--- flow/run.sh ---
#!/bin/bash
# the make line also repeats each setting of config.mk as NAME=value (left out here)
make -C /OpenROAD-flow-scripts/flow DESIGN_CONFIG=/design/flow/config.mk WORK_HOME=/design/flow/orfs CLKGATE_MAP_FILE= finish
--- flow/config.mk ---
export PLATFORM = sky130hd
export DESIGN_NAME = ALU_Top
export DESIGN_NICKNAME = ALU_Top
export VERILOG_FILES = /design/flow/design.v
export SDC_FILE = /design/flow/constraint.sdc
export NUM_CORES = 4
export LEC_CHECK = 0
export CAP_MARGIN = 25
export CELL_PAD_IN_SITES_DETAIL_PLACEMENT = 0
export CORE_ASPECT_RATIO = 0.81
export CORE_MARGIN = 2
export CORE_UTILIZATION = 64
export GPL_TIMING_DRIVEN = 1
export MAX_ROUTING_LAYER = met4
export PLACE_DENSITY_LB_ADDON = 0.08
export SLEW_MARGIN = 20
export TNS_END_PERCENT = 50
--- flow/constraint.sdc ---
create_clock -name core_clock -period 81.0 [get_ports {CLK}]
set_input_delay 16.2000 -clock core_clock [delete_from_list [all_inputs] [get_ports {CLK}]]
set_output_delay 16.2000 -clock core_clock [all_outputs]
set_load 0.01 [all_outputs]
--- flow/design.v ---
module DECODER(
input  wire [3:2] ALU_FUN,
output reg Arith_Enable,
output reg Logic_Enable,
output reg CMP_Enable, 
output reg Shift_Enable
);
always @(*)
   begin
     Arith_Enable   = 1'b0;
	 Logic_Enable = 1'b0;
	 CMP_Enable   = 1'b0;
	 Shift_Enable = 1'b0;
     case(ALU_FUN)
	     2'b00 : Arith_Enable = 1'b1;
	     2'b01 : Logic_Enable = 1'b1;
	     2'b10 : CMP_Enable   = 1'b1;
	     2'b11 : Shift_Enable = 1'b1;
	  endcase
   end 
 endmodule
module ARITHMETIC_UNIT #(parameter width = 16 , Arith_width = width + width )(
input wire signed [width-1:0] A,
input wire signed [width-1:0] B, 
input wire [1:0] ALU_FUN,
input wire Arith_Enable,
input wire CLK,
input wire RST,
output reg signed [Arith_width-1:0] Arith_OUT,
output reg        Carry_OUT,
output reg        Arith_Flag
);
reg [Arith_width-1:0] Arith_OUT0;
reg                   Carry_OUT0;
reg                   Arith_Flag0;
always @(posedge CLK, negedge RST)
  begin 
    if(!RST)
	 begin
	    Arith_OUT <= 'b0;
		Carry_OUT <= 16'b0;
		Arith_Flag<= 1'b0;
	 end
	else
	 begin
	    Arith_OUT <= Arith_OUT0;
		if(Arith_Enable)
		  Carry_OUT <= Carry_OUT0;
		Arith_Flag<= Arith_Flag0;
	 end
  end
always @(*)
  begin
     if(Arith_Enable)
	 begin
	     Arith_Flag0 = 1'b1;
	     case(ALU_FUN)
		     2'b00 : {Carry_OUT0,Arith_OUT0} = A+B;
			 2'b01 : {Carry_OUT0,Arith_OUT0} = A-B;
			 2'b10 : {Carry_OUT0,Arith_OUT0} = A*B;
			 2'b11 : {Carry_OUT0,Arith_OUT0} = (B == 0) ? 1'sb0 : A/B;
		  endcase
	 end
	 else
	   begin
	     Arith_OUT0  = 'b0;
		 Carry_OUT0  = 1'b0;
		 Arith_Flag0 = 1'b0;
	   end
  end
endmodule
module LOGIC_UNIT #(parameter width = 16 , Logic_width = width)(
input wire  [width-1:0] A,
input wire  [width-1:0] B, 
input wire [1:0] ALU_FUN,
input wire Logic_Enable,
input wire CLK,
input wire RST,
output reg [Logic_width-1:0] Logic_OUT,
output reg         Logic_Flag
);
reg [Logic_width-1:0] Logic_OUT0; 
reg                   Logic_Flag0 ;
always @(posedge CLK, negedge RST)
  begin
    if(!RST)
	 begin
	    Logic_OUT <= 'b0;
		Logic_Flag<= 1'b0;
	 end
	else
	 begin
	  Logic_OUT <= Logic_OUT0;
		Logic_Flag<= Logic_Flag0;
	 end
  end
always @(*)
  begin
     if(Logic_Enable)
	 begin
	     Logic_Flag0 = 1'b1;
	     case(ALU_FUN)
		   2'b00 : Logic_OUT0 = A&B;
			 2'b01 : Logic_OUT0 = A|B;
			 2'b10 : Logic_OUT0 = ~(A&B);
			 2'b11 : Logic_OUT0 = ~(A|B);
		  endcase
	 end
	 else
	   begin
	     Logic_OUT0  = 'b0;
		 Logic_Flag0 = 1'b0;
	   end
  end
endmodule
module CMP_UNIT #(parameter width = 16 , CMP_width   = width )(
input wire  [width-1:0] A,
input wire  [width-1:0] B, 
input wire [1:0] ALU_FUN,
input wire CMP_Enable,
input wire CLK,
input wire RST,
output reg [CMP_width-1:0] CMP_OUT,
output reg         CMP_Flag
);
reg [CMP_width-1:0] CMP_OUT0;
reg                 CMP_Flag0 ;
reg [CMP_width-1:0] EQ ;
reg [CMP_width-1:0] GR ; 
reg [CMP_width-1:0] LW;
always @(posedge CLK , negedge RST)
  begin
    if(!RST)
	 begin
	    CMP_OUT <= 'b0;
		CMP_Flag<= 1'b0;
	 end
	else
	 begin
	    CMP_OUT <= CMP_OUT0;
		CMP_Flag<= CMP_Flag0;
	 end
  end
always @(*)
  begin
     if(A==B)
       EQ ='b1;
     else 
       EQ ='b0;
     if(A>B)
       GR ='b10;
     else 
       GR ='b0;
     if(A<B)
       LW ='b11;
     else 
       LW ='b0;
     if(CMP_Enable)
	   begin
	     CMP_Flag0 = 1'b1;
	     case(ALU_FUN)
		     2'b00 : CMP_OUT0 = 'b0;
			 2'b01 : CMP_OUT0 = EQ;
			 2'b10 : CMP_OUT0 = GR;
			 2'b11 : CMP_OUT0 = LW;
		  endcase
	   end
	 else
	   begin
	     CMP_OUT0  = 'b0;
		 CMP_Flag0 = 1'b0;
	   end
  end
endmodule
module SHIFT_UNIT #(parameter width = 16 , Shift_width = width)(
input wire  [width-1:0] A,
input wire  [width-1:0] B, 
input wire [1:0] ALU_FUN,
input wire Shift_Enable,
input wire CLK,
input wire RST,
output reg [Shift_width-1:0] Shift_OUT,
output reg         Shift_Flag
);
reg [Shift_width-1:0] Shift_OUT0;
reg                   Shift_Flag0 ;
always @(posedge CLK, negedge RST)
  begin
    if(!RST)
	 begin
	    Shift_OUT <= 'b0;
		Shift_Flag<= 1'b0;
	 end
	else
	 begin
	    Shift_OUT <= Shift_OUT0;
		Shift_Flag<= Shift_Flag0;
	 end
  end
always @(*)
  begin
     if(Shift_Enable)
	 begin
	     Shift_Flag0 = 1'b1;
	     case(ALU_FUN)
		     2'b00 : Shift_OUT0 = A>>1'b1;
			 2'b01 : Shift_OUT0 = A<<1'b1;
			 2'b10 : Shift_OUT0 = B>>1'b1;
			 2'b11 : Shift_OUT0 = B<<1'b1;
		  endcase
	 end
	 else
	   begin
	     Shift_OUT0  = 'b0;
		 Shift_Flag0 = 1'b0;
	   end
  end
endmodule
module ALU_Top #(parameter width = 16 ,
                   Arith_width = width + width ,
                   Logic_width = width,	
                   CMP_width   = width,
                   Shift_width = width)(
input wire [width-1:0] A,
input wire [width-1:0] B,
input wire CLK,
input wire RST,
input wire [3:0] ALU_FUN,
output wire [Arith_width-1:0]  Arith_OUT,
output wire                    Carry_OUT,
output wire                    Arith_Flag,
output wire [Logic_width-1:0]  Logic_OUT,  
output wire                    Logic_Flag,
output wire [CMP_width-1:0]    CMP_OUT,    
output wire                    CMP_Flag,
output wire [Shift_width-1:0]  Shift_OUT,
output wire                    Shift_Flag
);
wire Arith_Enable ,Logic_Enable , CMP_Enable , Shift_Enable;
DECODER u_decoder(
.ALU_FUN(ALU_FUN[3:2]),
.Arith_Enable(Arith_Enable),
.Logic_Enable(Logic_Enable),
.CMP_Enable(CMP_Enable),
.Shift_Enable(Shift_Enable)
);
ARITHMETIC_UNIT #(.width(width),.Arith_width(Arith_width)) u_arithmatic(
.A(A),
.B(B),
.ALU_FUN(ALU_FUN[1:0]),
.CLK(CLK),
.RST(RST),
.Arith_Enable(Arith_Enable),
.Arith_OUT(Arith_OUT),
.Carry_OUT(Carry_OUT),
.Arith_Flag(Arith_Flag)
);
LOGIC_UNIT #(.width(width),.Logic_width(Logic_width)) u_logic(
.A(A),
.B(B),
.ALU_FUN(ALU_FUN[1:0]),
.CLK(CLK),
.RST(RST),
.Logic_Enable(Logic_Enable),
.Logic_OUT(Logic_OUT),
.Logic_Flag(Logic_Flag)
);
CMP_UNIT #(.width(width),.CMP_width(CMP_width)) u_cmp(
.A(A),
.B(B),
.ALU_FUN(ALU_FUN[1:0]),
.CLK(CLK),
.RST(RST),
.CMP_Enable(CMP_Enable),
.CMP_OUT(CMP_OUT),
.CMP_Flag(CMP_Flag)
);
SHIFT_UNIT #(.width(width),.Shift_width(Shift_width)) u_shift(
.A(A),
.B(B),
.ALU_FUN(ALU_FUN[1:0]),
.CLK(CLK),
.RST(RST),
.Shift_Enable(Shift_Enable),
.Shift_OUT(Shift_OUT),
.Shift_Flag(Shift_Flag)
);
endmodule
==> results of run 1 <==
==> layer usage <==
metal,track usage,overflow
met5,-,-
met4,0.967,512
met3,0.889,232
met2,1.06,1349
met1,0.925,252
==> timing repair <==
action,CTS
setup buffers,78
pin swaps,46
cloned,2
endpoints found under the setup margin,33
resized,174
==> stage by stage <==
| step | cell area, um2 | TNS (ns) | setup slack, ns | util |
|---|---|---|---|---|
| after global placement | 58900 | -68.39 | -2.82 | 0.825 |
| after detailed placement | 58900 | -128.85 | -4.68 | 0.825 |
| after floorplan | 47600 | 0 | 0.0165 | - |
| after CTS | 60600 | 0 | 0.0386 | 0.848 |
==> flow_metrics.tcl, run 1 <==
# yosys + openroad results
set metrics [dict create \
    ys_seq_share 0.0383 \
    avgSynthCellArea_um2 7.38 \
    syn_area_um2 46400 \
    synthAoiAreaFrac 0.272 \
    dieArea_um2 74600 \
    logic_family "adder cells" \
    ys_sh_simple 0.210 \
    ys_ff 71 \
    htree_levels 3 \
    yosys_cells 6281 \
    core_um2 71500 \
    failing_step "global routing (5_1_grt)" \
    hpwlAfterDp_um 161000 \
    ff_type "dfrtp_1" \
    synthXorXnorAreaFrac 0.0882 \
    cts_sinks 71 \
    die_w_um 303 \
    fp-row-count 88 \
    synthArstFlopShare 1.00 \
    overflow 2345 \
    yosysTopAreaCellShare 0.188 \
    top_cell "ha_1" \
    tool.error "[ERROR GRT-0232] Routing congestion too high. Check the congestion heatmap in the GUI." \
    dieHeight_um 246 \
    post-synth-top-area-cell "ha_1" \
    place.gp.congestion 1.21 \
    status "did not finish" \
    hold_buffers 0 \
    cts-root-buf "clkbuf_16" \
    yosysWarnings 5 \
    area_leaders "ha_1, fa_1, xnor2_1" \
    cts_made_buffers 9 \
    gr-usage-all-layers 0.962 \
    io_buffers 108 \
    synthCells 6281 \
    ys_types 113 \
    edf_count 0 \
    placed_cells 8623 \
    ys_top_cells_by_count "ha_1, nand2_1, nor2_1" \
    fp_util 0.649 \
    mux_area_frac 0.0297 \
    synth-adder-area-share 0.301 \
    synth-area-yosys_um2 46400 \
    cts_buffer_depth 2 \
    num_io_pins 123 \
]
==> run 2: changes to the inputs <==
- ABC_AREA: unset -> 0
- CAP_MARGIN: 25 -> 5
- CELL_PAD_IN_SITES_DETAIL_PLACEMENT: 0 -> unset
- CORE_ASPECT_RATIO: 0.81 -> 1.83
- CORE_MARGIN: 2 -> 6
- CORE_UTILIZATION: 64 -> 56
- CTS_CLUSTER_DIAMETER: unset -> 156
- CTS_CLUSTER_SIZE: unset -> 18
- HOLD_SLACK_MARGIN: unset -> 0.02
- MAX_ROUTING_LAYER: met4 -> unset
- MIN_ROUTING_LAYER: unset -> met2
- PLACE_DENSITY_LB_ADDON: 0.08 -> unset
- SLEW_MARGIN: 20 -> 25
- clock period: 81.0 -> 68.8 ns (I/O delays scaled with it)
==> run 2 against run 1 <==
Against the previous run: the run again fails in global routing (5_1_grt); die area up 21%; synthesized area did not move; synthesized cell count is the same.
==> flow_metrics.tcl, run 2 <==
# yosys + openroad results
set metrics [dict create \
    post-synth-top-area-cell "ha_1" \
    logic_family "adder cells" \
    synthArstFlopShare 1.00 \
    ys_top_cells_by_count "ha_1, nand2_1, nor2_1" \
    edf_count 0 \
    mux_area_frac 0.0297 \
    htree_levels 3 \
    placed_area_um2 67000 \
    hpwlAfterDp_um 200000 \
    synthAoiAreaFrac 0.272 \
    tool.error "[ERROR GRT-0116] Global routing finished with congestion. Check the congestion regions in the DRC Viewer." \
    ys_types 113 \
    avgSynthCellArea_um2 7.38 \
    num_io_pins 123 \
    yosysWarnings 5 \
    place.gp.congestion 1.44 \
    fp_util 0.566 \
    syn_area_um2 46400 \
    place_ws_ns -14.20 \
    ff_type "dfrtp_1" \
    synth-area-yosys_um2 46400 \
    dieArea_um2 90200 \
    gr-usage-all-layers 0.947 \
    cts_made_buffers 9 \
    cts_buffer_depth 2 \
    ys_ff 71 \
    core_um2 81900 \
    yosysTopAreaCellShare 0.188 \
    area_leaders "ha_1, fa_1, xnor2_1" \
    cts_sinks 71 \
    overflow 2051 \
    ys_seq_share 0.0383 \
    dieHeight_um 401 \
    ys_sh_simple 0.210 \
    fp-row-count 142 \
    die_w_um 225 \
    yosys_cells 6281 \
    status "did not finish" \
    top_cell "ha_1" \
    failing_step "global routing (5_1_grt)" \
    synth-adder-area-share 0.301 \
    io_buffers 108 \
    synthCells 6281 \
    synthXorXnorAreaFrac 0.0882 \
    cts-root-buf "clkbuf_16" \
]
[run 2: layer usage]
layer,GRT overflow,track usage
met1,-,-
met4,567,0.923
met3,577,0.961
met2,801,0.966
met5,106,0.776
[run 2: repair_timing]
item,in CTS
resized,766
pin swaps,448
endpoints found under the setup margin,33
setup buffers,279
hold buffers,0
cloned,5
[run 2: per-stage QoR]
step | util | TNS (ns) | std cells
2_1_floorplan | - | -186.68 | 6463
4_1_cts | 0.893 | -194.31 | 9939
3_3_place_gp | 0.818 | -427.70 | 9648
3_5_place_dp | 0.818 | -452.62 | 9648
==> run 3: changes to the inputs <==
- ABC_AREA: 0 -> unset
- CAP_MARGIN: 5 -> 25
- CELL_PAD_IN_SITES_DETAIL_PLACEMENT: unset -> 0
- CORE_ASPECT_RATIO: 1.83 -> 0.81
- CORE_MARGIN: 6 -> 2
- CORE_UTILIZATION: 56 -> 58
- CTS_CLUSTER_DIAMETER: 156 -> unset
- CTS_CLUSTER_SIZE: 18 -> unset
- HOLD_SLACK_MARGIN: 0.02 -> unset
- MIN_ROUTING_LAYER: met2 -> unset
- SLEW_MARGIN: 25 -> 20
- clock period: 68.8 -> 80.9 ns (I/O delays scaled with it)
==> run 3 against run 2 <==
Against the previous run: the layout now fails its checks (negative setup slack); synthesized cell count unchanged; synthesized area is the same; die area fell by 8.8%.
==> flow_metrics.tcl, run 3 <==
# collected from the flow reports
set metrics [dict create \
    status "failed layout checks" \
    check-failures "negative setup slack" \
    use_met3 0.156 \
    worst-path-stages 323 \
    cap_violations 0 \
    worstPathMaxFanout 16 \
    crit_family "AND-OR/OR-AND gates" \
    busiest_layer "met2" \
    first_global_vias 59600 \
    crit_arrival_ns 81.50 \
    setup_viol 24 \
    cts_tree "done" \
    syn_to_final_growth_pct 50.1 \
    hold_path_class "flip-flop to flip-flop" \
    placed_area_um2 64500 \
    ys_sh_simple 0.210 \
    place_ws_ns -3.60 \
    worstReg2RegEnd "u_arithmatic.Carry_OUT" \
    synthAoiAreaFrac 0.272 \
    met2_usage 0.759 \
    io_buffers 108 \
    worst_clock_skew_ns 0 \
    via_per_inst 6.65 \
    worst_hold_startpoint "u_arithmatic.Carry_OUT" \
    vias 64000 \
    drt_iter0_markers 9409 \
    cp-end-kind "flip-flop" \
    hold_slack_ns 0.633 \
    synthCells 6281 \
    worst-path-buf-inv 50 \
    period_minus_slack_ns 81.25 \
    n_fill_cell 4375 \
    hpwlAfterDp_um 177000 \
    clkLatencyLatePin_ns 0.39 \
    r2r_start "u_arithmatic.Carry_OUT" \
    routed_wl_um 238000 \
    cts_buffer_depth 2 \
    antenna_found_initial 8 \
    rr_worst_depth 2 \
    fp-row-count 93 \
    yosysTopAreaCellShare 0.188 \
    syn_area_um2 46400 \
    die_w_um 318 \
    fmax_ghz 0.0123 \
    crit_top_cell "buf_4" \
    worstMarginPinSlew_ns 1.21 \
    ant_nets 0 \
    post-synth-top-area-cell "ha_1" \
    edf_count 0 \
    wl_per_cell_um 24.7 \
    mux_area_frac 0.0297 \
    dieArea_um2 82300 \
    grt_first_pass_wirelength_um 331000 \
    crit_path_top_delay_cell "or4_4" \
    synth-area-yosys_um2 46400 \
    relSlewSlack 0.186 \
    use_met1 0.644 \
    avgSynthCellArea_um2 7.38 \
    grt_max_degree 72 \
    slowest_delay_ns 0.60 \
    yosysWarnings 5 \
    fin_crit_sh 1.00 \
    min_to "u_arithmatic.Carry_OUT" \
    ys_top_cells_by_count "ha_1, nand2_1, nor2_1" \
    warnings 63 \
    r2r_slack_ns 80.16 \
    critPathLaunchType "input port" \
    yosys_cells 6281 \
    core_um2 79400 \
    slew_violations 0 \
    drc_errors 0 \
    min_path_cells 2 \
    required_ns 81.15 \
    ys_seq_share 0.0383 \
    top_cell "ha_1" \
    ys_types 113 \
    fin_ws_ns -0.352 \
    overflow 0 \
    dieHeight_um 258 \
    clkTransAtPathRegs_ns 0.09 \
    synth-adder-area-share 0.301 \
    fp_util 0.584 \
    path_class "input port to flip-flop" \
    area_leaders "ha_1, fa_1, xnor2_1" \
    num_io_pins 123 \
    cts-root-buf "clkbuf_16" \
    final_util 0.877 \
    ff_type "dfrtp_1" \
    cts_made_buffers 9 \
    htree_levels 3 \
    rsz0062_at_grt "true" \
    cts_sinks 71 \
    stdcell_area_um2 69600 \
    synthArstFlopShare 1.00 \
    logic_family "adder cells" \
    hold_violations 0 \
    ys_ff 71 \
    nets 9563 \
    synthXorXnorAreaFrac 0.0882 \
    gr-usage-all-layers 0.510 \
    place.gp.congestion 1.08 \
    worstSetupStartpoint "B[4]" \
    firstDrtPassIters 10 \
    endpoint "u_arithmatic.Arith_OUT[23]" \
]
## run 3: metal layers
layer	share of wire	vias up	wire length, um
li1	-	27000	-
met1	0.35	29400	82200
met2	0.39	5771	93800
met3	0.16	1883	38700
met4	0.098	6	23200
met5	0.00016	-	39
## run 3: cell type report
cell class / instances / area [um2] / area share
diodes: 7 / 17.5 / 0.000252
clock buffers: 9 / 225 / 0.00324
clock inverters: 7 / 61.3 / 0.000881
inverters: 497 / 1870 / 0.0269
multi-input cells: 5668 / 46300 / 0.665
flip-flops and latches: 71 / 1780 / 0.0255
well taps: 1045 / 1310 / 0.0188
repair buffers: 2319 / 18100 / 0.260
## run 3: stage by stage
stage / TNS [ns] / instances
2_1_floorplan: 0 / 6463
3_3_place_gp: -42.00 / 9438
3_5_place_dp: -103.84 / 9440
4_1_cts: 0 / 9483
5_1_grt: -54.60 / 9616
6_report: -3.46 / 9623
## run 3: what timing repair did
item                                    CTS  global route
cloned                                    1             7
buffers inserted                         26           124
endpoints found under the setup margin   33            33
gates resized                           124           649
endpoints found under the hold margin     0             0
pin swaps                                35           295
hold buffers                              0             0
==> run 4: changes to the inputs <==
- ABC_AREA: unset -> 1
- CAP_MARGIN: 25 -> 20
- CELL_PAD_IN_SITES_DETAIL_PLACEMENT: 0 -> unset
- CORE_ASPECT_RATIO: 0.81 -> unset
- CTS_CLUSTER_DIAMETER: unset -> 343
- GPL_TIMING_DRIVEN: 1 -> unset
- TNS_END_PERCENT: 50 -> unset
- clock period: 80.9 -> 76.8 ns (I/O delays scaled with it)
==> run 4 against run 3 <==
Against the previous run: the flow now stops in global routing (5_1_grt); synthesized cell count rose by 11%; die area fell by 3.3%; synthesized area fell by 3.3%.
==> flow_metrics.tcl, run 4 <==
# yosys + openroad results
set metrics [dict create \
    cts_made_buffers 9 \
    synthCells 6984 \
    cts_sinks 71 \
    syn_area_um2 44900 \
    ys_seq_share 0.0396 \
    status "did not finish" \
    ys_types 85 \
    logic_family "adder cells" \
    post-synth-top-area-cell "ha_1" \
    yosysTopAreaCellShare 0.194 \
    cts-root-buf "clkbuf_16" \
    ys_top_cells_by_count "nand2_1, inv_1, ha_1" \
    edf_count 0 \
    yosys_cells 6984 \
    ys_ff 71 \
    placed_area_um2 62000 \
    hpwlAfterDp_um 133000 \
    fp-row-count 101 \
    ff_type "dfrtp_1" \
    io_buffers 108 \
    dieArea_um2 79600 \
    avgSynthCellArea_um2 6.42 \
    htree_levels 3 \
    yosysWarnings 5 \
    gr-usage-all-layers 0.745 \
    core_um2 76200 \
    dieHeight_um 282 \
    top_cell "nand2_1" \
    fp_util 0.589 \
    ys_sh_simple 0.262 \
    cts_buffer_depth 2 \
    num_io_pins 123 \
    area_leaders "ha_1, nand2_1, fa_1" \
    failing_step "global routing (5_1_grt)" \
    place.gp.congestion 1.01 \
    synth-area-yosys_um2 44900 \
    overflow 3 \
    die_w_um 282 \
    synth-adder-area-share 0.312 \
    synthXorXnorAreaFrac 0.0783 \
    synthAoiAreaFrac 0.173 \
    mux_area_frac 0.00209 \
    synthArstFlopShare 1.00 \
    tool.error "[ERROR GRT-0116] Global routing finished with congestion. Check the congestion regions in the DRC Viewer." \
]
run 4: timing repair:
item	CTS
resized	417
endpoints found under the setup margin	33
hold buffers	0
cloned	1
buffers inserted	867
pin swaps	504
run 4: through the flow:
stage | utilization | setup WS (ns) | instances
after CTS | 0.923 | -2.65 | 10800
after floorplan | - | -2.39 | 7166
after detailed placement | 0.814 | -7.87 | 9931
after global placement | 0.814 | -4.58 | 9931
run 4: metal layers:
layer,overflow,global-route usage
met1,0,0.743
met2,1,0.914
met3,0,0.599
met4,2,0.705
met5,0,0.377
==> run 5: changes to the inputs <==
- ABC_AREA: 1 -> unset
- CORE_UTILIZATION: 58 -> 21
- CTS_CLUSTER_DIAMETER: 343 -> unset
- CTS_CLUSTER_SIZE: unset -> 41
- GPL_ROUTABILITY_DRIVEN: unset -> 1
- PLACE_DENSITY_LB_ADDON: unset -> 0.18
- SETUP_SLACK_MARGIN: unset -> -2.0
- TNS_END_PERCENT: unset -> 5
- clock period: 76.8 -> 167.0 ns (I/O delays scaled with it)
==> run 5 against run 4 <==
Against the previous run: the run now finishes clean; synthesized area is 3.4% higher; die area went up to 2.8 times the previous value; synthesized cell count is 10% lower.
==> flow_metrics.tcl, run 5 <==
# collected from the flow reports
set metrics [dict create \
    path_class "input port to flip-flop" \
    final_util 0.237 \
    yosysWarnings 5 \
    crit_path_top_delay_cell "a21oi_1" \
    core_um2 220000 \
    final.setup.tns_ns 0 \
    synthCells 6281 \
    logic_family "adder cells" \
    drt_iter0_markers 3763 \
    dieArea_um2 225000 \
    warnings 60 \
    num_io_pins 123 \
    use_met1 0.265 \
    via_per_inst 5.15 \
    synthAoiAreaFrac 0.272 \
    ctsResizeCount 0 \
    crit_arrival_ns 124.82 \
    cts_made_buffers 9 \
    fmax_ghz 0.00803 \
    ys_types 113 \
    mux_area_frac 0.0297 \
    yosysTopAreaCellShare 0.188 \
    r2r_slack_ns 166.17 \
    setup_viol 0 \
    rr_worst_depth 2 \
    routed_wl_um 219000 \
    ys_sh_simple 0.210 \
    busiest_layer "met2" \
    area_leaders "ha_1, fa_1, xnor2_1" \
    io_buffers 108 \
    synthXorXnorAreaFrac 0.0882 \
    relSlewSlack 0.258 \
    critPathLaunchType "input port" \
    ant_nets 0 \
    syn_area_um2 46400 \
    post-synth-top-area-cell "ha_1" \
    overflow 0 \
    avgSynthCellArea_um2 7.38 \
    firstDrtPassIters 7 \
    r2r_start "u_arithmatic.Carry_OUT" \
    worst-path-buf-inv 21 \
    crit_top_cell "ha_1" \
    worstPathMaxFanout 38 \
    ys_top_cells_by_count "ha_1, nand2_1, nor2_1" \
    endpoint "u_arithmatic.Arith_OUT[8]" \
    stdcell_area_um2 52000 \
    met2_usage 0.317 \
    use_met3 0.0120 \
    yosys_cells 6281 \
    grt_first_pass_wirelength_um 321000 \
    cp-end-kind "flip-flop" \
    required_ns 167.21 \
    fp_util 0.211 \
    cap_violations 0 \
    synth-area-yosys_um2 46400 \
    synthArstFlopShare 1.00 \
    fp-row-count 172 \
    hold_violations 0 \
    antenna_found_initial 4 \
    top_cell "ha_1" \
    first_global_vias 47000 \
    worstReg2RegEnd "u_arithmatic.Carry_OUT" \
    worst-path-stages 301 \
    min_to "u_arithmatic.Carry_OUT" \
    placed_cells 9316 \
    drc_errors 0 \
    period_minus_slack_ns 124.60 \
    grt_max_degree 54 \
    worstMarginPinSlew_ns 1.11 \
    placed_area_um2 51700 \
    hold_buffers 0 \
    worst_clock_skew_ns 0 \
    min_path_cells 2 \
    slew_violations 0 \
    cts_tree "done" \
    slowest_delay_ns 0.88 \
    worstSetupStartpoint "B[0]" \
    cts_buffer_depth 2 \
    gr-usage-all-layers 0.190 \
    hpwlAfterDp_um 178000 \
    vias 48100 \
    wl_per_cell_um 23.5 \
    crit_family "AND-OR/OR-AND gates" \
    synth-adder-area-share 0.301 \
    clkLatencyLatePin_ns 0.40 \
    nets 7454 \
    cts_sinks 71 \
    ys_ff 71 \
    rsz0062_at_grt "false" \
    post_cts.repair.setup_buffers 0 \
    dieHeight_um 474 \
    htree_levels 3 \
    worst_hold_startpoint "u_arithmatic.Carry_OUT" \
    cts-root-buf "clkbuf_16" \
    fin_crit_sh 0.746 \
    clkTransAtPathRegs_ns 0.08 \
    place.gp.congestion 0.927 \
    syn_to_final_growth_pct 12.2 \
    finalNonFillerCells 9333 \
    edf_count 0 \
    antenna_cells 0 \
    ff_type "dfrtp_1" \
    hold_path_class "flip-flop to flip-flop" \
    die_w_um 474 \
    status "complete, no violations" \
    ys_seq_share 0.0383 \
]
[run 5: metrics by stage]
step                      hold WS (ns)  worst slack, ns
after global routing             0.747            36.44
after floorplan                  0.545            60.84
after detailed placement         0.720            43.68
after CTS                        0.747            43.69
final                            0.739            42.40
after global placement           0.718            44.41
[run 5: final cells by class]
class | instances | area, um2
multi-input combinational | 5666 | 42600
clock buffer | 9 | 225
sequential | 71 | 1780
tap | 2871 | 3590
clock inverter | 7 | 76.3
inverter | 497 | 1870
fill | 24600 | 167000
timing repair buffer | 212 | 1860
[run 5: layer usage]
layer | vias up | share of wire
met5 | - | 0.000059
met3 | 187 | 0.041
met1 | 23800 | 0.47
met2 | 1340 | 0.46
li1 | 22800 | -
met4 | 2 | 0.026
==> run 6: changes to the inputs <==
- CORE_UTILIZATION: 21 -> 40
- CTS_CLUSTER_SIZE: 41 -> unset
- GPL_ROUTABILITY_DRIVEN: 1 -> unset
- PLACE_DENSITY_LB_ADDON: 0.18 -> unset
- SETUP_SLACK_MARGIN: -2.0 -> unset
- TNS_END_PERCENT: 5 -> unset
- clock period: 167.0 -> 125.0 ns (I/O delays scaled with it)
==> run 6 against run 5 <==
Against the previous run: synthesized area stayed put; utilization is 20 points higher; routed wire length is 15% lower; setup slack worse by 31 ns; synthesized cell count stayed put; critical path depth stayed put; flip-flop count stayed put; non-clock buffer count is 4 lower; cell count is 15% lower; highest routed layer unchanged.
==> flow_metrics.tcl, run 6 <==
# collected from the flow reports
set metrics [dict create \
    status "complete, no violations" \
    avgSynthCellArea_um2 7.38 \
    ys_seq_share 0.0383 \
    synthXorXnorAreaFrac 0.0882 \
    worst_clock_skew_ns 0 \
    fp-row-count 124 \
    synthAoiAreaFrac 0.272 \
    critPathLaunchType "input port" \
    firstDrtPassIters 6 \
    io_buffers 108 \
    logic_family "adder cells" \
    n_fill_cell 11800 \
    dieHeight_um 345 \
    cts_sinks 71 \
    period_minus_slack_ns 113.22 \
    ys_types 113 \
    synthArstFlopShare 1.00 \
    gr-usage-all-layers 0.308 \
    cts-root-buf "clkbuf_16" \
    slew_violations 0 \
    die_w_um 345 \
    path_class "input port to flip-flop" \
    worstSetupStartpoint "B[1]" \
    r2r_slack_ns 124.21 \
    final.setup.tns_ns 0 \
    vias 48800 \
    yosys_cells 6281 \
    worstPathMaxFanout 32 \
    yosysWarnings 5 \
    area_leaders "ha_1, fa_1, xnor2_1" \
    slowest_delay_ns 0.98 \
    endpoint "u_arithmatic.Arith_OUT[12]" \
    worstReg2RegEnd "u_arithmatic.Carry_OUT" \
    ys_sh_simple 0.210 \
    worst_hold_startpoint "u_arithmatic.Carry_OUT" \
    worstMarginPinSlew_ns 1.16 \
    fp_util 0.404 \
    num_io_pins 123 \
    warnings 60 \
    via_per_inst 6.12 \
    top_cell "ha_1" \
    crit_arrival_ns 113.45 \
    core_um2 115000 \
    r2r_start "u_arithmatic.Carry_OUT" \
    min_path_cells 2 \
    place.gp.congestion 1.02 \
    first_global_vias 46000 \
    routed_wl_um 187000 \
    post-synth-top-area-cell "ha_1" \
    edf_count 0 \
    setup_viol 0 \
    overflow 0 \
    crit_path_top_delay_cell "a2111oi_0" \
    syn_area_um2 46400 \
    drt_iter0_markers 4851 \
    cts_made_buffers 9 \
    grt_max_degree 67 \
    hpwlAfterDp_um 148000 \
    hold_slack_ns 0.679 \
    wl_per_cell_um 23.5 \
    fmax_ghz 0.00883 \
    cts_buffer_depth 2 \
    crit_top_cell "ha_1" \
    worst-path-buf-inv 18 \
    required_ns 125.23 \
    post_cts.repair.setup_buffers 0 \
    hold_buffers 0 \
    syn_to_final_growth_pct 8.44 \
    fin_crit_sh 0.906 \
    dieArea_um2 119000 \
    ff_type "dfrtp_1" \
    hold_path_class "flip-flop to flip-flop" \
    synth-adder-area-share 0.301 \
    min_to "u_arithmatic.Carry_OUT" \
    ys_ff 71 \
    drc_errors 0 \
    relSlewSlack 0.227 \
    cap_violations 0 \
    yosysTopAreaCellShare 0.188 \
    crit_family "AND-OR/OR-AND gates" \
    ctsResizeCount 0 \
    clkTransAtPathRegs_ns 0.07 \
    worst-path-stages 301 \
    hold_violations 0 \
    cp-end-kind "flip-flop" \
    ant_nets 0 \
    cts_tree "done" \
    nets 7450 \
    htree_levels 3 \
    synth-area-yosys_um2 46400 \
    rsz0062_at_grt "false" \
    ys_top_cells_by_count "ha_1, nand2_1, nor2_1" \
    synthCells 6281 \
    grt_first_pass_wirelength_um 282000 \
    clkLatencyLatePin_ns 0.38 \
    mux_area_frac 0.0297 \
    antenna_found_initial 2 \
    rr_worst_depth 2 \
]
==> run 6: stage by stage <==
step / std cells / instance area, um2 / worst slack, ns / utilization
after detailed placement: 7954 / 50000 / 13.85 / 0.436
after floorplan: 6463 / 47100 / 27.24 / -
final: 7972 / 50300 / 11.78 / 0.439
after global routing: 7970 / 50300 / 6.59 / 0.439
after CTS: 7970 / 50300 / 14.00 / 0.439
after global placement: 7954 / 50000 / 15.07 / 0.436
==> run 6: final cells by class <==
type                    instances  area (um2)  area share
clock inverters                 7         103     0.00204
repair buffers                208        1820      0.0362
inverters                     497        1870      0.0371
multi-input cells            5666       42600       0.847
diodes                          2        5.00   0.0000995
well taps                    1512        1890      0.0376
clock buffers                   9         225     0.00448
flip-flops and latches         71        1780      0.0353
==> run 6: routing by layer <==
metal,part of all wire,vias up,track usage
met5,0.00016,-,0
met4,0.041,4,0.113
met3,0.091,373,0.0462
met2,0.42,2336,0.469
met1,0.44,23300,0.436
li1,-,22800,-
==> run 7: changes to the inputs <==
- CAP_MARGIN: 20 -> 25
- CELL_PAD_IN_SITES_DETAIL_PLACEMENT: unset -> 0
- CORE_ASPECT_RATIO: unset -> 1.38
- CORE_UTILIZATION: 40 -> 58
- GPL_TIMING_DRIVEN: unset -> 1
- TNS_END_PERCENT: unset -> 50
- clock period: 125.0 -> 55.1 ns (I/O delays scaled with it)
==> run 7 against run 6 <==
Against the previous run: the run now fails in global routing (5_1_grt); die area shrank 31%; synthesized cell count is the same; synthesized area is the same.
==> flow_metrics.tcl, run 7 <==
# yosys + openroad results
set metrics [dict create \
    status "did not finish" \
    failing_step "global routing (5_1_grt)" \
    tool.error "[ERROR GRT-0232] Routing congestion too high. Check the congestion heatmap in the GUI." \
    ys_seq_share 0.0383 \
    logic_family "adder cells" \
    htree_levels 3 \
    dieArea_um2 82300 \
    post-synth-top-area-cell "ha_1" \
    cts_buffer_depth 2 \
    edf_count 0 \
    dieHeight_um 336 \
    io_buffers 108 \
    hpwlAfterDp_um 177000 \
    synth-adder-area-share 0.301 \
    synthXorXnorAreaFrac 0.0882 \
    ys_sh_simple 0.210 \
    place.gp.congestion 1.10 \
    yosysWarnings 5 \
    synthArstFlopShare 1.00 \
    ys_ff 71 \
    top_cell "ha_1" \
    num_io_pins 123 \
    yosys_cells 6281 \
    fp-row-count 121 \
    die_w_um 245 \
    avgSynthCellArea_um2 7.38 \
    synthCells 6281 \
    synth-area-yosys_um2 46400 \
    synthAoiAreaFrac 0.272 \
    cts_sinks 71 \
    area_leaders "ha_1, fa_1, xnor2_1" \
    gr-usage-all-layers 0.950 \
    core_um2 79000 \
    ys_types 113 \
    fp_util 0.587 \
    cts_made_buffers 9 \
    ys_top_cells_by_count "ha_1, nand2_1, nor2_1" \
    cts-root-buf "clkbuf_16" \
    overflow 2862 \
    yosysTopAreaCellShare 0.188 \
    ff_type "dfrtp_1" \
    syn_area_um2 46400 \
    mux_area_frac 0.0297 \
]
==> run 7: per-layer routing <==
layer / global-route usage / GRT overflow
met5: 0.609 / 13
met4: 1.05 / 776
met2: 1.10 / 1884
met3: 0.833 / 114
met1: 0.885 / 75
==> run 7: through the flow <==
stage	cell area, um2	setup slack, ns	cells	util
2_1_floorplan	49300	-17.03	6463	-
3_3_place_gp	66700	-21.23	9587	0.844
3_5_place_dp	66700	-22.32	9587	0.844
4_1_cts	70100	-17.55	9736	0.887
==> run 7: repair_timing <==
item / 4_1_cts
hold buffers: 0
endpoints found under the setup margin: 33
buffers inserted: 128
pin swaps: 214
gates cloned: 6
resized: 431
==> run 8: changes to the inputs <==
- ABC_AREA: unset -> 1
- CAP_MARGIN: 25 -> 40
- CELL_PAD_IN_SITES_DETAIL_PLACEMENT: 0 -> unset
- CORE_ASPECT_RATIO: 1.38 -> unset
- CORE_UTILIZATION: 58 -> 69
- CTS_CLUSTER_SIZE: unset -> 100
- GPL_TIMING_DRIVEN: 1 -> unset
- TNS_END_PERCENT: 50 -> 40
- clock period: 55.1 -> 118.0 ns (I/O delays scaled with it)
==> run 8 against run 7 <==
Against the previous run: synthesized area down 3.3%; synthesized cell count up 11%; die area down 18%; the run now finishes clean.
==> flow_metrics.tcl, run 8 <==
# collected from the flow reports
set metrics [dict create \
    required_ns 118.23 \
    logic_family "adder cells" \
    overflow 0 \
    cts-root-buf "clkbuf_16" \
    worst_hold_startpoint "u_arithmatic.Carry_OUT" \
    yosysWarnings 5 \
    endpoint "u_arithmatic.Arith_OUT[30]" \
    syn_area_um2 44900 \
    grt_first_pass_wirelength_um 218000 \
    yosysTopAreaCellShare 0.194 \
    synth-area-yosys_um2 44900 \
    rr_worst_depth 2 \
    drt_iter0_markers 4152 \
    routed_wl_um 135000 \
    yosys_cells 6984 \
    status "complete, no violations" \
    synthAoiAreaFrac 0.173 \
    fp-row-count 93 \
    synth-adder-area-share 0.312 \
    cts_buffer_depth 2 \
    warnings 62 \
    critPathLaunchType "input port" \
    dieHeight_um 259 \
    nets 8168 \
    r2r_slack_ns 117.34 \
    synthCells 6984 \
    wl_per_cell_um 16.8 \
    placed_area_um2 47200 \
    cp-end-kind "flip-flop" \
    rsz0062_at_grt "false" \
    min_path_cells 2 \
    worst-path-buf-inv 100 \
    die_w_um 259 \
    r2r_start "u_arithmatic.Carry_OUT" \
    grt_max_degree 49 \
    final.setup.tns_ns 0 \
    area_leaders "ha_1, nand2_1, fa_1" \
    gr-usage-all-layers 0.399 \
    relSlewSlack 0.397 \
    worstMarginPinSlew_ns 0.882 \
    worstSetupStartpoint "B[1]" \
    htree_levels 3 \
    stdcell_area_um2 47600 \
    slowest_delay_ns 0.48 \
    drc_errors 0 \
    cts_tree "done" \
    ys_types 85 \
    clkLatencyLatePin_ns 0.36 \
    cap_violations 0 \
    path_class "input port to flip-flop" \
    worst_clock_skew_ns 0 \
    vias 45800 \
    crit_family "AND-OR/OR-AND gates" \
    worstPathMaxFanout 41 \
    hold_buffers 0 \
    clkTransAtPathRegs_ns 0.07 \
    crit_top_cell "nand2_1" \
    first_global_vias 43300 \
    ant_nets 0 \
    fp_util 0.697 \
    cts_sinks 71 \
    ys_ff 71 \
    avgSynthCellArea_um2 6.42 \
    top_cell "nand2_1" \
    synthXorXnorAreaFrac 0.0783 \
    ff_type "dfrtp_1" \
    slew_violations 0 \
    hold_path_class "flip-flop to flip-flop" \
    worstReg2RegEnd "u_arithmatic.Carry_OUT" \
    setup_viol 0 \
    min_to "u_arithmatic.Carry_OUT" \
    via_per_inst 5.70 \
    crit_path_top_delay_cell "a2111oi_1" \
    synthArstFlopShare 1.00 \
    antenna_found_initial 3 \
    hpwlAfterDp_um 107000 \
    cts_made_buffers 9 \
    fin_crit_sh 0.917 \
    io_buffers 108 \
    core_um2 64300 \
    hold_violations 0 \
    firstDrtPassIters 6 \
    ys_sh_simple 0.262 \
    edf_count 0 \
    dieArea_um2 67100 \
    crit_arrival_ns 108.46 \
    place.gp.congestion 1.00 \
    post-synth-top-area-cell "ha_1" \
    num_io_pins 123 \
    ys_seq_share 0.0396 \
    worst-path-stages 581 \
    syn_to_final_growth_pct 6.18 \
    fmax_ghz 0.00924 \
    period_minus_slack_ns 108.24 \
    mux_area_frac 0.00209 \
    ys_top_cells_by_count "nand2_1, inv_1, ha_1" \
]
run 8: per-layer routing:
layer  part of all wire  routed length, um  global-route usage  vias to the layer above
li1                   -                  -                   -                    22600
met2               0.43              58500               0.639                     1995
met5            0.00041                 56                   0                        -
met1               0.42              56200               0.528                    20800
met3               0.10              13900              0.0749                      471
met4              0.048               6450               0.162                        4
run 8: cell type report:
type | instances | area, um2
clock buffer | 9 | 225
timing repair inverter | 2 | 10.0
timing repair buffer | 196 | 1870
inverter | 1262 | 4760
antenna | 1 | 2.50
sequential | 71 | 1780
fill | 5564 | 16700
tap | 855 | 1070
multi-input combinational | 5629 | 37800
clock inverter | 6 | 93.8
run 8: stage by stage:
stage               setup WS, ns  hold WS, ns  std cells   util
floorplan                  24.69        0.516       7166      -
global placement           10.41        0.560       7992  0.730
detailed placement          8.26        0.539       8003  0.733
CTS                         8.35        0.556       8018  0.738
global route              0.0942        0.582       8030  0.740
finish                      9.76        0.562       8031  0.740
run 8: timing repair:
| action | CTS | global route |
|---|---|---|
| buffers inserted | 0 | 4 |
| endpoints found under the setup margin | 0 | 32 |
| resized | 0 | 9 |
==> run 9: changes to the inputs <==
- ABC_AREA: 1 -> unset
- CAP_MARGIN: 40 -> 20
- CORE_UTILIZATION: 69 -> 70
- CTS_CLUSTER_SIZE: 100 -> unset
- PLACE_DENSITY_LB_ADDON: unset -> 0.28
- TNS_END_PERCENT: 40 -> 5
- clock period: 118.0 -> 89.4 ns (I/O delays scaled with it)
==> run 9 against run 8 <==
Against the previous run: die area is 1.9% higher; clock skew stayed put; critical path depth is 269 lower; via count is 18% higher; register-to-register slack worse by 29 ns; design area is 9.7% higher; synthesized area is 3.4% higher; setup slack worse by 7.9 ns; highest routed layer unchanged; global-route usage is 11 points higher; routed wire length is 34% higher.
==> flow_metrics.tcl, run 9 <==
# collected from the flow reports
set metrics [dict create \
    fp-row-count 94 \
    worst_hold_startpoint "u_arithmatic.Carry_OUT" \
    routed_wl_um 181000 \
    synth-area-yosys_um2 46400 \
    rr_worst_depth 2 \
    hold_path_class "flip-flop to flip-flop" \
    ys_top_cells_by_count "ha_1, nand2_1, nor2_1" \
    endpoint "u_arithmatic.Arith_OUT[8]" \
    top_cell "ha_1" \
    cts-root-buf "clkbuf_16" \
    hold_buffers 0 \
    worst-path-stages 312 \
    fmax_ghz 0.0114 \
    post-synth-top-area-cell "ha_1" \
    grt_max_degree 72 \
    grt_first_pass_wirelength_um 274000 \
    ant_nets 0 \
    period_minus_slack_ns 87.50 \
    syn_area_um2 46400 \
    use_met3 0.188 \
    core_um2 65600 \
    gr-usage-all-layers 0.505 \
    relSlewSlack 0.247 \
    worstSetupStartpoint "B[1]" \
    overflow 0 \
    crit_top_cell "ha_1" \
    crit_arrival_ns 87.74 \
    yosys_cells 6281 \
    synthAoiAreaFrac 0.272 \
    busiest_layer "met2" \
    dieHeight_um 261 \
    place.gp.congestion 1.17 \
    worst-path-buf-inv 35 \
    drt_iter0_markers 8600 \
    ys_types 113 \
    area_leaders "ha_1, fa_1, xnor2_1" \
    synth-adder-area-share 0.301 \
    required_ns 89.65 \
    finalNonFillerCells 7530 \
    ys_ff 71 \
    cts_tree "done" \
    final-comb-area_um2 43700 \
    slowest_delay_ns 0.58 \
    place_ws_ns -2.91 \
    synthCells 6281 \
    use_met1 0.590 \
    fin_crit_sh 0.979 \
    min_path_cells 2 \
    crit_family "AND-OR/OR-AND gates" \
    worstPathMaxFanout 31 \
    ff_type "dfrtp_1" \
    hpwlAfterDp_um 136000 \
    yosysTopAreaCellShare 0.188 \
    cts_made_buffers 9 \
    r2r_start "u_arithmatic.Carry_OUT" \
    first_global_vias 51500 \
    setup_viol 0 \
    placed_cells 7459 \
    cp-end-kind "flip-flop" \
    ys_seq_share 0.0383 \
    die_w_um 261 \
    clkLatencyLatePin_ns 0.37 \
    worstReg2RegEnd "u_arithmatic.Carry_OUT" \
    mux_area_frac 0.0297 \
    logic_family "adder cells" \
    clkTransAtPathRegs_ns 0.07 \
    n_fill_cell 4409 \
    wl_per_cell_um 24.1 \
    avgSynthCellArea_um2 7.38 \
    io_buffers 108 \
    crit_path_top_delay_cell "or4_1" \
    status "complete, no violations" \
    register_area_um2 1780 \
    cts_buffer_depth 2 \
    synthArstFlopShare 1.00 \
    drc_errors 0 \
    vias 54100 \
    critPathLaunchType "input port" \
    cts_sinks 71 \
    worst_clock_skew_ns 0 \
    r2r_slack_ns 88.55 \
    hold_violations 0 \
    fin_ws_ns 1.90 \
    ys_sh_simple 0.210 \
    syn_to_final_growth_pct 12.7 \
    firstDrtPassIters 22 \
    slew_violations 0 \
    antenna_found_initial 8 \
    path_class "input port to flip-flop" \
    met2_usage 0.761 \
    num_io_pins 123 \
    nets 7655 \
    warnings 60 \
    fp_util 0.707 \
    worstMarginPinSlew_ns 1.13 \
    synthXorXnorAreaFrac 0.0882 \
    hold_slack_ns 0.747 \
    yosysWarnings 5 \
    final.setup.tns_ns 0 \
    htree_levels 3 \
    min_to "u_arithmatic.Carry_OUT" \
    edf_count 0 \
    dieArea_um2 68300 \
    via_per_inst 7.18 \
    cap_violations 0 \
]
run 9: routing by layer:
metal / part of all wire / vias to the layer above
met1: 0.33 / 24300
met5: 0.00023 / -
met4: 0.099 / 6
li1: - / 23200
met3: 0.17 / 1701
met2: 0.41 / 4799
run 9: area by class of cell:
| type | instances | share of cell area |
|---|---|---|
| tap | 864 | 0.0207 |
| antenna | 3 | 0.000144 |
| inverter | 497 | 0.0358 |
| timing repair buffer | 408 | 0.0665 |
| clock inverter | 5 | 0.00122 |
| timing repair inverter | 1 | 0.0000958 |
| sequential | 71 | 0.0340 |
| clock buffer | 11 | 0.00484 |
| multi-input combinational | 5670 | 0.837 |
run 9: timing repair:
item                                    in CTS  in global routing
endpoints found under the setup margin      33                 33
pin swaps                                    6                 47
setup buffers                                4                 43
gates resized                               52                245
gates cloned                                 2                  3
endpoints found under the hold margin        0                  0
run 9: per-stage QoR:
stage | instance area (um2) | utilization
after floorplan | 47100 | -
final | 52300 | 0.796
after detailed placement | 50400 | 0.767
after global placement | 50300 | 0.767
after CTS | 50900 | 0.776
after global routing | 52300 | 0.796
==> run 10: changes to the inputs <==
- CORE_UTILIZATION: 70 -> 68
- CTS_CLUSTER_DIAMETER: unset -> 42
- PLACE_DENSITY_LB_ADDON: 0.28 -> unset
- TNS_END_PERCENT: 5 -> unset
- clock period: 89.4 -> 78.8 ns (I/O delays scaled with it)
==> run 10 against run 9 <==
Against the previous run: the flow now stops in clock tree synthesis (4_1_cts); die area grew 2.9%; synthesized cell count did not move; synthesized area is the same.
==> flow_metrics.tcl, run 10 <==
# yosys + openroad results
set metrics [dict create \
    status "did not finish" \
    failing_step "clock tree synthesis (4_1_cts)" \
    tool.error "[ERROR DPL-0038] Utilization greater than 100%, impossible to legalize" \
    logic_family "adder cells" \
    yosysTopAreaCellShare 0.188 \
    synth-area-yosys_um2 46400 \
    yosys_cells 6281 \
    hpwlAfterDp_um 205000 \
    placed_cells 9325 \
    place_ws_ns -7.81 \
    core_um2 67400 \
    area_leaders "ha_1, fa_1, xnor2_1" \
    ys_seq_share 0.0383 \
    fp_util 0.688 \
    syn_area_um2 46400 \
    ff_type "dfrtp_1" \
    synthArstFlopShare 1.00 \
    synthAoiAreaFrac 0.272 \
    edf_count 0 \
    post-synth-top-area-cell "ha_1" \
    synth-adder-area-share 0.301 \
    fp-row-count 95 \
    ys_ff 71 \
    mux_area_frac 0.0297 \
    place.gp.congestion 1.20 \
    synthXorXnorAreaFrac 0.0882 \
    die_w_um 265 \
    placed_area_um2 65100 \
    io_buffers 108 \
    ys_types 113 \
    top_cell "ha_1" \
    synthCells 6281 \
    ys_top_cells_by_count "ha_1, nand2_1, nor2_1" \
    num_io_pins 123 \
    dieHeight_um 265 \
    yosysWarnings 5 \
    avgSynthCellArea_um2 7.38 \
    ys_sh_simple 0.210 \
    dieArea_um2 70300 \
]
-- run 10: through the flow --
step / util
2_1_floorplan: -
3_3_place_gp: 0.967
3_5_place_dp: 0.967
==> run 11: changes to the inputs <==
- CORE_UTILIZATION: 68 -> 65
- CTS_CLUSTER_DIAMETER: 42 -> unset
- TNS_END_PERCENT: unset -> 5
- clock period: 78.8 -> 78.9 ns (I/O delays scaled with it)
==> run 11 against run 10 <==
Against the previous run: the flow stops in global routing (5_1_grt); die area is 4.5% higher; synthesized area stayed put; synthesized cell count stayed put.
==> flow_metrics.tcl, run 11 <==
# yosys + openroad results
set metrics [dict create \
    mux_area_frac 0.0297 \
    num_io_pins 123 \
    placed_area_um2 65100 \
    synthXorXnorAreaFrac 0.0882 \
    ff_type "dfrtp_1" \
    synthAoiAreaFrac 0.272 \
    yosysWarnings 5 \
    io_buffers 108 \
    ys_seq_share 0.0383 \
    htree_levels 3 \
    overflow 2262 \
    dieArea_um2 73500 \
    yosysTopAreaCellShare 0.188 \
    status "did not finish" \
    hold_buffers 0 \
    fp_util 0.659 \
    gr-usage-all-layers 0.952 \
    area_leaders "ha_1, fa_1, xnor2_1" \
    cts_made_buffers 9 \
    ys_sh_simple 0.210 \
    placed_cells 9380 \
    synth-area-yosys_um2 46400 \
    ys_ff 71 \
    avgSynthCellArea_um2 7.38 \
    logic_family "adder cells" \
    ys_top_cells_by_count "ha_1, nand2_1, nor2_1" \
    synthCells 6281 \
    synth-adder-area-share 0.301 \
    fp-row-count 97 \
    syn_area_um2 46400 \
    ys_types 113 \
    place.gp.congestion 1.14 \
    yosys_cells 6281 \
    place_ws_ns -5.44 \
    failing_step "global routing (5_1_grt)" \
    top_cell "ha_1" \
    edf_count 0 \
    cts-root-buf "clkbuf_16" \
    synthArstFlopShare 1.00 \
    hpwlAfterDp_um 179000 \
    core_um2 70400 \
    cts_buffer_depth 2 \
    cts_sinks 71 \
    die_w_um 271 \
    dieHeight_um 271 \
    post-synth-top-area-cell "ha_1" \
    tool.error "[ERROR GRT-0116] Global routing finished with congestion. Check the congestion regions in the DRC Viewer." \
]
==> run 11: repair_timing <==
item,in CTS
cloned,4
endpoints found under the setup margin,33
pin swaps,123
buffers inserted,76
resized,317
==> run 11: routing by layer <==
metal / GRT usage / overflow
met1: 0.901 / 122
met2: 1.08 / 1383
met3: 0.864 / 108
met4: 1.02 / 632
met5: 0.699 / 17
==> run 12: changes to the inputs <==
- CELL_PAD_IN_SITES_DETAIL_PLACEMENT: unset -> 2
- CELL_PAD_IN_SITES_GLOBAL_PLACEMENT: unset -> 2
- CORE_ASPECT_RATIO: unset -> 1.42
- CORE_MARGIN: 2 -> 10
- CORE_UTILIZATION: 65 -> 40
- CTS_CLUSTER_DIAMETER: unset -> 215
- CTS_CLUSTER_SIZE: unset -> 83
- GPL_TIMING_DRIVEN: unset -> 0
- MIN_ROUTING_LAYER: unset -> met2
- TNS_END_PERCENT: 5 -> 70
- clock period: 78.9 -> 95.0 ns (I/O delays scaled with it)
==> run 12 against run 11 <==
Against the previous run: the flow again stops in global routing (5_1_grt); die area increased by 77%; synthesized cell count unchanged; synthesized area unchanged.
==> flow_metrics.tcl, run 12 <==
# yosys + openroad results
set metrics [dict create \
    dieHeight_um 426 \
    yosysWarnings 5 \
    status "did not finish" \
    cts_sinks 71 \
    tool.error "[ERROR GRT-0232] Routing congestion too high. Check the congestion heatmap in the GUI." \
    num_io_pins 123 \
    ys_top_cells_by_count "ha_1, nand2_1, nor2_1" \
    hold_buffers 0 \
    ff_type "dfrtp_1" \
    cts_buffer_depth 2 \
    core_um2 115000 \
    cts_made_buffers 9 \
    die_w_um 306 \
    synthCells 6281 \
    synthArstFlopShare 1.00 \
    yosysTopAreaCellShare 0.188 \
    syn_area_um2 46400 \
    top_cell "ha_1" \
    ys_sh_simple 0.210 \
    overflow 227 \
    htree_levels 3 \
    ys_seq_share 0.0383 \
    avgSynthCellArea_um2 7.38 \
    fp-row-count 148 \
    io_buffers 107 \
    hpwlAfterDp_um 219000 \
    gr-usage-all-layers 0.816 \
    yosys_cells 6281 \
    logic_family "adder cells" \
    synth-area-yosys_um2 46400 \
    area_leaders "ha_1, fa_1, xnor2_1" \
    ys_types 113 \
    dieArea_um2 130000 \
    failing_step "global routing (5_1_grt)" \
    place.gp.congestion 1.12 \
    mux_area_frac 0.0297 \
    place_ws_ns -32.68 \
    synthXorXnorAreaFrac 0.0882 \
    synthAoiAreaFrac 0.272 \
    ys_ff 71 \
    synth-adder-area-share 0.301 \
    fp_util 0.404 \
    post-synth-top-area-cell "ha_1" \
    edf_count 0 \
    cts-root-buf "clkbuf_16" \
]
==> run 12: stage by stage <==
| step | setup TNS [ns] | instances | instance area [um2] | hold WS (ns) |
|---|---|---|---|---|
| floorplan | 0 | 6463 | 47100 | 0.545 |
| global placement | -1176.81 | 8070 | 50000 | 0.670 |
| detailed placement | -1032.93 | 8114 | 50800 | 0.667 |
| CTS | 0 | 8190 | 53600 | 0.676 |
==> run 12: metal layers <==
layer,overflow,GRT usage
met2,55,0.864
met1,-,-
met5,16,0.581
met4,53,0.691
met3,103,0.860
==> run 12: timing repair <==
item,in CTS
gates resized,559
endpoints found under the hold margin,0
pin swaps,67
setup endpoints to repair,33
setup buffers,72
==> run 13: changes to the inputs <==
- CAP_MARGIN: 20 -> 25
- CELL_PAD_IN_SITES_DETAIL_PLACEMENT: 2 -> unset
- CELL_PAD_IN_SITES_GLOBAL_PLACEMENT: 2 -> unset
- CORE_ASPECT_RATIO: 1.42 -> 0.5
- CORE_MARGIN: 10 -> 2
- CTS_CLUSTER_DIAMETER: 215 -> 68
- CTS_CLUSTER_SIZE: 83 -> 28
- GPL_TIMING_DRIVEN: 0 -> unset
- HOLD_SLACK_MARGIN: unset -> -0.07
- MIN_ROUTING_LAYER: met2 -> unset
- PLACE_DENSITY: unset -> 0.81
- SETUP_SLACK_MARGIN: unset -> -1.5
- SLEW_MARGIN: 20 -> 5
- TNS_END_PERCENT: 70 -> 50
==> run 13 against run 12 <==
Against the previous run: die area decreased by 8.7%; synthesized cell count is the same; now clean on timing, DRC and antenna; synthesized area unchanged.
==> flow_metrics.tcl, run 13 <==
# collected from the flow reports
set metrics [dict create \
    ys_sh_simple 0.210 \
    hold_buffers 0 \
    cts_buffer_depth 2 \
    ys_top_cells_by_count "ha_1, nand2_1, nor2_1" \
    register_area_um2 1780 \
    hpwlAfterDp_um 140000 \
    fin_crit_sh 0.977 \
    gr-usage-all-layers 0.281 \
    crit_arrival_ns 93.07 \
    cap_violations 0 \
    slew_violations 0 \
    status "complete, no violations" \
    cts_sinks 71 \
    yosys_cells 6281 \
    rr_worst_depth 2 \
    required_ns 95.23 \
    mux_area_frac 0.0297 \
    final.setup.tns_ns 0 \
    min_path_cells 2 \
    worst-path-stages 313 \
    path_class "input port to flip-flop" \
    via_per_inst 6.13 \
    num_io_pins 123 \
    firstDrtPassIters 8 \
    fmax_ghz 0.0108 \
    worstSetupStartpoint "B[9]" \
    top_cell "ha_1" \
    cts-root-buf "clkbuf_16" \
    slowest_delay_ns 0.74 \
    grt_max_degree 72 \
    clkTransAtPathRegs_ns 0.06 \
    endpoint "u_arithmatic.Arith_OUT[18]" \
    ys_types 113 \
    area_leaders "ha_1, fa_1, xnor2_1" \
    logic_family "adder cells" \
    antenna_found_initial 1 \
    post-synth-top-area-cell "ha_1" \
    syn_area_um2 46400 \
    n_fill_cell 11400 \
    worstReg2RegEnd "u_arithmatic.Carry_OUT" \
    first_global_vias 47300 \
    final-comb-area_um2 43100 \
    period_minus_slack_ns 92.84 \
    wl_per_cell_um 21.2 \
    crit_top_cell "ha_1" \
    synth-area-yosys_um2 46400 \
    relSlewSlack 0.243 \
    ff_type "dfrtp_1" \
    ys_ff 71 \
    fp-row-count 88 \
    crit_family "AND-OR/OR-AND gates" \
    warnings 60 \
    worst_hold_startpoint "u_arithmatic.Carry_OUT" \
    cts_made_buffers 9 \
    dieHeight_um 245 \
    setup_viol 0 \
    min_to "u_arithmatic.Carry_OUT" \
    worst-path-buf-inv 31 \
    vias 50200 \
    nets 7644 \
    drt_iter0_markers 5357 \
    syn_to_final_growth_pct 12.7 \
    drc_errors 0 \
    overflow 0 \
    grt_first_pass_wirelength_um 268000 \
    yosysTopAreaCellShare 0.188 \
    synthXorXnorAreaFrac 0.0882 \
    worstPathMaxFanout 28 \
    die_w_um 486 \
    synthArstFlopShare 1.00 \
    synthAoiAreaFrac 0.272 \
    synth-adder-area-share 0.301 \
    io_buffers 108 \
    hold_violations 0 \
    htree_levels 3 \
    ant_nets 0 \
    dieArea_um2 119000 \
    r2r_slack_ns 94.34 \
    hold_path_class "flip-flop to flip-flop" \
    avgSynthCellArea_um2 7.38 \
    r2r_start "u_arithmatic.Carry_OUT" \
    edf_count 0 \
    cts_tree "done" \
    ys_seq_share 0.0383 \
    crit_path_top_delay_cell "clkdlybuf4s50_1" \
    synthCells 6281 \
    worst_clock_skew_ns 0 \
    worstMarginPinSlew_ns 1.13 \
    fp_util 0.403 \
    antenna_cells 0 \
    clkLatencyLatePin_ns 0.36 \
    yosysWarnings 5 \
    core_um2 115000 \
    critPathLaunchType "input port" \
    cp-end-kind "flip-flop" \
    routed_wl_um 174000 \
    place.gp.congestion 1.05 \
]
[run 13: cell type report]
| class | instances | area share |
|---|---|---|
| clock buffer | 10 | 0.00438 |
| clock inverter | 6 | 0.00132 |
| inverter | 497 | 0.0358 |
| multi-input combinational | 5667 | 0.824 |
| sequential | 71 | 0.0340 |
| tap | 1530 | 0.0366 |
| timing repair buffer | 401 | 0.0642 |
[run 13: repair_timing]
| item | CTS | global route |
|---|---|---|
| setup buffers | 0 | 14 |
| pin swaps | 0 | 7 |
| cloned | 0 | 1 |
| endpoints found under the setup margin | 32 | 33 |
| hold endpoints to repair | 0 | 0 |
| resized | 11 | 99 |
[run 13: stage by stage]
stage	instance area (um2)	util	worst slack [ns]	std cells	hold WS (ns)
after floorplan	47100	-	3.24	6463	0.545
after global placement	51400	0.446	-2.33	8151	0.504
after detailed placement	51400	0.446	-3.10	8151	0.507
after CTS	51700	0.449	-1.35	8167	0.519
after global routing	52300	0.454	-1.53	8182	0.532
final	52300	0.454	2.16	8182	0.523
[run 13: routing by layer]
metal | part of all wire | global-route usage | vias up | wire (um)
met5 | 0 | 0 | - | 0
met4 | 0.045 | 0.112 | 0 | 7890
met3 | 0.11 | 0.0546 | 517 | 19600
met2 | 0.43 | 0.441 | 2783 | 74100
met1 | 0.41 | 0.378 | 23700 | 72000
li1 | - | - | 23200 | -
